Design boom_pro, start of the top module:
module boom_pro(sw7,start,clk,led,seg,sw_input,row,seg_cat,btn6,buzzer,green,red);
==> flow/config.mk <==
export PLATFORM = sky130hd
export DESIGN_NAME = boom_pro
export DESIGN_NICKNAME = boom_pro
export VERILOG_FILES = /design/flow/design.v
export SDC_FILE = /design/flow/constraint.sdc
export NUM_CORES = 4
export LEC_CHECK = 0
export ABC_AREA = 1
export CAP_MARGIN = 20
export CELL_PAD_IN_SITES_GLOBAL_PLACEMENT = 0
export CORE_ASPECT_RATIO = 0.89
export CORE_MARGIN = 2
export CORE_UTILIZATION = 72
export CTS_CLUSTER_DIAMETER = 28
export CTS_CLUSTER_SIZE = 80
export GPL_TIMING_DRIVEN = 1
export MAX_ROUTING_LAYER = met5
export MIN_ROUTING_LAYER = met1
export PLACE_DENSITY_LB_ADDON = 0.2
export SETUP_SLACK_MARGIN = 1.57
export SLEW_MARGIN = 40
export TNS_END_PERCENT = 100
==> flow/constraint.sdc <==
create_clock -name core_clock -period 6.52 [get_ports {clk}]
set_input_delay 1.3040 -clock core_clock [delete_from_list [all_inputs] [get_ports {clk}]]
set_output_delay 1.3040 -clock core_clock [all_outputs]
set_load 0.01 [all_outputs]
run.sh (not shown) runs the stock make flow with config.mk's settings and CLKGATE_MAP_FILE=.
The first run failed in global routing on GRT-0116.
==> next run, changes <==
ABC_AREA = default   (was 1)
CELL_PAD_IN_SITES_GLOBAL_PLACEMENT = default   (was 0)
CORE_ASPECT_RATIO = default   (was 0.89)
CORE_UTILIZATION = 45   (was 72)
CTS_CLUSTER_DIAMETER = default   (was 28)
CTS_CLUSTER_SIZE = default   (was 80)
GPL_TIMING_DRIVEN = default   (was 1)
MAX_ROUTING_LAYER = default   (was met5)
MIN_ROUTING_LAYER = default   (was met1)
PLACE_DENSITY_LB_ADDON = default   (was 0.2)
SETUP_SLACK_MARGIN = default   (was 1.57)
SLEW_MARGIN = 20   (was 40)
TNS_END_PERCENT = default   (was 100)
clock period = 9.91 ns   (was 6.52 ns; I/O delays follow)
What happened: The changed run finished clean; die size rose by well over a third; synthesized cell count decreases by about a fifth; synthesized area shrinks by a few percent.
==> next run, changes <==
CORE_MARGIN = 6   (was 2)
CORE_UTILIZATION = 69   (was 45)
GPL_TIMING_DRIVEN = 0   (was default)
TNS_END_PERCENT = 60   (was default)
clock period = 15.0 ns   (was 9.91 ns; I/O delays follow)
The new run finished clean. Final cell count goes down by 3.6%. Critical path depth went up by 2. Worst setup slack improves by 4.3 ns. Hold slack is about the same.
==> next run, changes <==
ABC_AREA = 1   (was default)
CORE_MARGIN = 2   (was 6)
CORE_UTILIZATION = 72   (was 69)
CTS_CLUSTER_SIZE = 13   (was default)
GPL_TIMING_DRIVEN = default   (was 0)
HOLD_SLACK_MARGIN = -0.1   (was default)
PLACE_DENSITY_LB_ADDON = 0.2   (was default)
SETUP_SLACK_MARGIN = -0.08   (was default)
TNS_END_PERCENT = default   (was 60)
clock period = 6.65 ns   (was 15.0 ns; I/O delays follow)
With this change the flow produced a layout that fails on setup timing.
Worst setup slack got worse by 6.3 ns.
Flip-flop count does not change.
Area after synthesis goes up by 3.7%.
==> next run, changes <==
CORE_ASPECT_RATIO = 0.5   (was default)
CTS_CLUSTER_SIZE = 73   (was 13)
HOLD_SLACK_MARGIN = default   (was -0.1)
PLACE_DENSITY = 0.65   (was default)
PLACE_DENSITY_LB_ADDON = default   (was 0.2)
SETUP_SLACK_MARGIN = 2.72   (was -0.08)
TNS_END_PERCENT = 5   (was default)
clock period = 9.32 ns   (was 6.65 ns; I/O delays follow)
=> The new run went through all stages and came out clean. Fmax grows by about 10%. Worst hold slack is better by 0.0087 ns. Final area drops by about 4.6%. Count of clock-buffer cells in the layout shrinks by 10. Cell count drops by 2.9%. Via count is lower by 11%.
==> next run, changes <==
ABC_AREA = default   (was 1)
CORE_ASPECT_RATIO = default   (was 0.5)
CORE_UTILIZATION = 40   (was 72)
CTS_CLUSTER_SIZE = default   (was 73)
PLACE_DENSITY = default   (was 0.65)
SETUP_SLACK_MARGIN = default   (was 2.72)
TNS_END_PERCENT = default   (was 5)
clock period = 9.41 ns   (was 9.32 ns; I/O delays follow)
The new run produced a clean layout.
Setup slack gets worse by 1.6 ns.
Via count came out lower by 17%.
